==> exp/violet: inputs <==
==> flow/design.v <==
module adder(
    input [2:0] data,
    output cout,
    output s
);
assign s = data[2] ^ data[1] ^ data[0];
assign cout = data[2] & data[1] | (data[0] & (data[2] ^ data[1]));
endmodule
module BoothBase
(
    input neg,  
    input pos,  
    input neg2, 
    input pos2, 
    input [1:0] x,  
    output p
);
assign p = (neg&~x[1]) | (neg2&~x[0]) | (pos&x[1]) | (pos2&x[0]);
endmodule
module BoothSelectSignal
(
    input [2:0] y,  
    output neg,  
    output pos,  
    output neg2, 
    output pos2  
);
assign neg = (y[2]&~y[1]&y[0]) | (y[2]&y[1]&~y[0]);
assign pos = (~y[2]&~y[1]&y[0]) | (~y[2]&y[1]&~y[0]);
assign neg2 = y[2]&~y[1]&~y[0];
assign pos2 = ~y[2]&y[1]&y[0];
endmodule
module BoothInterBase
(
    input [2:0] y,  
    input [63:0] x,
    output [63:0] p,
    output c  
);
wire neg,pos,neg2,pos2;
BoothSelectSignal u_BoothSelectSignal(
    .y(y),
    .neg(neg),
    .pos(pos),
    .neg2(neg2),
    .pos2(pos2)
);
BoothBase u_BoothBase(
    .neg(neg),
    .pos(pos),
    .neg2(neg2),
    .pos2(pos2),
    .x({x[0],1'b0}),
    .p(p[0])
);
generate
    genvar i;
    for(i=1;i<64;i=i+1) begin
        BoothBase us_BoothBase(
            .neg(neg),
            .pos(pos),
            .neg2(neg2),
            .pos2(pos2),
            .x(x[i:i-1]),
            .p(p[i])
        );
    end
endgenerate
assign c = neg || neg2;
endmodule
module wallace17
(
    input [16:0] in_data,
    input [13:0] cin,
    output [13:0] cout,
    output c,s
);
wire [4:0] first_s;
adder first1 (.data(in_data[04:02]), .cout(cout[0]), .s(first_s[0]));
adder first2 (.data(in_data[07:05]), .cout(cout[1]), .s(first_s[1]));
adder first3 (.data(in_data[10:08]), .cout(cout[2]), .s(first_s[2]));
adder first4 (.data(in_data[13:11]), .cout(cout[3]), .s(first_s[3]));
adder first5 (.data(in_data[16:14]), .cout(cout[4]), .s(first_s[4]));
wire [3:0] second_s;
adder second1 (.data(cin[2:0]                   ), .cout(cout[5]), .s(second_s[0]));
adder second2 (.data({in_data[0],cin[4:3]}      ), .cout(cout[6]), .s(second_s[1]));
adder second3 (.data({first_s[1:0],in_data[1]}  ), .cout(cout[7]), .s(second_s[2]));
adder second4 (.data(first_s[4:2]               ), .cout(cout[8]), .s(second_s[3]));
wire [1:0] third_s;
adder third1 (.data({second_s[0],cin[6:5]} ), .cout(cout[09]), .s(third_s[0]));
adder third2 (.data(second_s[3:1]          ), .cout(cout[10]), .s(third_s[1]));
wire [1:0] fourth_s;
adder fourth1 (.data(cin[9:7]               ), .cout(cout[11]), .s(fourth_s[0]));
adder fourth2 (.data({third_s[1:0],cin[10]} ), .cout(cout[12]), .s(fourth_s[1]));
wire fifth_s;
adder fifth1 (.data({fourth_s[1:0],cin[11]}), .cout(cout[13]), .s(fifth_s));
adder sixth1 (.data({fifth_s,cin[13:12]}), .cout(c), .s(s));
endmodule
module mul
(
    input rst,
    input clk,
    input sign,
    input [31:0] x,
    input [31:0] y,
    output [63:0] result
);
wire [63:0] ex_x;
wire [33:0] ex_y;
assign ex_x = sign ? {{32{x[31]}},x} : {32'b0,x};
assign ex_y = sign ? {{2{y[31]}},y} : {2'b0,y};
wire [16:0] carry;
wire [63:0] part_res [16:0];
BoothInterBase ufirst_BoothInterBase(
        .y({ex_y[1:0],1'b0}), 
        .x(ex_x), 
        .p(part_res[0]), 
        .c(carry[0])
    );
generate
    genvar i;
    for(i=2;i<=32;i=i+2) begin
        BoothInterBase ui_BoothInterBase(
            .y(ex_y[i+1:i-1]),
            .x(ex_x<<i),
            .p(part_res[i>>1]),
            .c(carry[i>>1])
        );
    end
endgenerate
reg [16:0] carry_stage;
reg [16:0] part_res_stage [63:0];
integer m,n;
always @(posedge clk or posedge rst) begin
    if(rst) begin
        carry_stage <= 17'b0;
        for(m=0;m<64;m=m+1) begin
            part_res_stage [m] <= 17'b0;
        end
    end
    else begin
        carry_stage <= carry;
        for(m=0;m<64;m=m+1) begin
            for(n=0;n<17;n=n+1) begin
                part_res_stage[m][n] <= part_res[n][m];
            end
        end
    end
end
wire [13:0] wallace_carry [64:0];
wire [63:0] c_res,s_res;
wallace17 ufirst_wallace17(
        .in_data(part_res_stage[0]), 
        .cin(carry_stage[13:0]), 
        .cout(wallace_carry[1]),
        .c(c_res[0]),
        .s(s_res[0])
    );
generate
    genvar k;
    for(k=1;k<64;k=k+1) begin
        wallace17 ufirst_wallace17(
            .in_data(part_res_stage[k]), 
            .cin(wallace_carry[k]), 
            .cout(wallace_carry[k+1]),
            .c(c_res[k]),
            .s(s_res[k])
        );
    end
endgenerate
assign result = s_res + {c_res[62:0],carry_stage[14]} + carry_stage[15];
endmodule
==> flow/run.sh <==
#!/bin/bash
# the make line also repeats each setting of config.mk as NAME=value (left out here)
make -C /OpenROAD-flow-scripts/flow DESIGN_CONFIG=/design/flow/config.mk WORK_HOME=/design/flow/orfs CLKGATE_MAP_FILE= finish
==> flow/config.mk <==
export PLATFORM = sky130hd
export DESIGN_NAME = mul
export DESIGN_NICKNAME = mul
export VERILOG_FILES = /design/flow/design.v
export SDC_FILE = /design/flow/constraint.sdc
export NUM_CORES = 4
export LEC_CHECK = 0
export CAP_MARGIN = 5
export CELL_PAD_IN_SITES_DETAIL_PLACEMENT = 1
export CELL_PAD_IN_SITES_GLOBAL_PLACEMENT = 2
export CORE_ASPECT_RATIO = 1.97
export CORE_MARGIN = 2
export CORE_UTILIZATION = 45
export MAX_ROUTING_LAYER = met5
export PLACE_DENSITY_LB_ADDON = 0.14
export SETUP_SLACK_MARGIN = 1.32
export SLEW_MARGIN = 15
export TNS_END_PERCENT = 40
==> flow/constraint.sdc <==
create_clock -name core_clock -period 8.65 [get_ports {clk}]
set_input_delay 1.7300 -clock core_clock [delete_from_list [all_inputs] [get_ports {clk}]]
set_output_delay 1.7300 -clock core_clock [all_outputs]
set_load 0.01 [all_outputs]
==> exp/nickel (differences from exp/violet) <==
Settings changed: CAP_MARGIN 5 to 20, CELL_PAD_IN_SITES_DETAIL_PLACEMENT 1 to unset, CELL_PAD_IN_SITES_GLOBAL_PLACEMENT 2 to unset, CORE_ASPECT_RATIO 1.97 to unset, CORE_UTILIZATION 45 to 40, MAX_ROUTING_LAYER met5 to unset, PLACE_DENSITY_LB_ADDON 0.14 to unset, SETUP_SLACK_MARGIN 1.32 to unset, SLEW_MARGIN 15 to 20, TNS_END_PERCENT 40 to unset.
==> flow/constraint.sdc (replaced) <==
create_clock -name core_clock -period 10.0 [get_ports {clk}]
set_input_delay 2.0000 -clock core_clock [delete_from_list [all_inputs] [get_ports {clk}]]
set_output_delay 2.0000 -clock core_clock [all_outputs]
set_load 0.01 [all_outputs]
==> exp/fjord (differences from exp/violet) <==
Settings changed: ABC_AREA set to 1, CAP_MARGIN 5 to 0, CELL_PAD_IN_SITES_DETAIL_PLACEMENT 1 to unset, CELL_PAD_IN_SITES_GLOBAL_PLACEMENT 2 to unset, CORE_ASPECT_RATIO 1.97 to 0.9, CORE_UTILIZATION 45 to 72, CTS_CLUSTER_SIZE set to 36, HOLD_SLACK_MARGIN set to 0.27, MAX_ROUTING_LAYER met5 to met4, PLACE_DENSITY_LB_ADDON 0.14 to 0.02, SETUP_SLACK_MARGIN 1.32 to 1.46, SLEW_MARGIN 15 to 20, TNS_END_PERCENT 40 to unset.
==> flow/constraint.sdc (replaced) <==
create_clock -name core_clock -period 5.5 [get_ports {clk}]
set_input_delay 1.1000 -clock core_clock [delete_from_list [all_inputs] [get_ports {clk}]]
set_output_delay 1.1000 -clock core_clock [all_outputs]
set_load 0.01 [all_outputs]
==> results <==
exp/violet produced a layout that fails on negative setup slack. exp/fjord finished but failed the layout checks on negative setup slack. exp/nickel passed the timing, design-rule and antenna checks.
Of exp/nickel and exp/fjord, exp/fjord has the higher critical path depth (gap 2).
Global-route usage: exp/nickel is lower than exp/fjord (32 points).
Between exp/fjord and exp/nickel, the lower core utilization is in exp/nickel (gap 41 points).
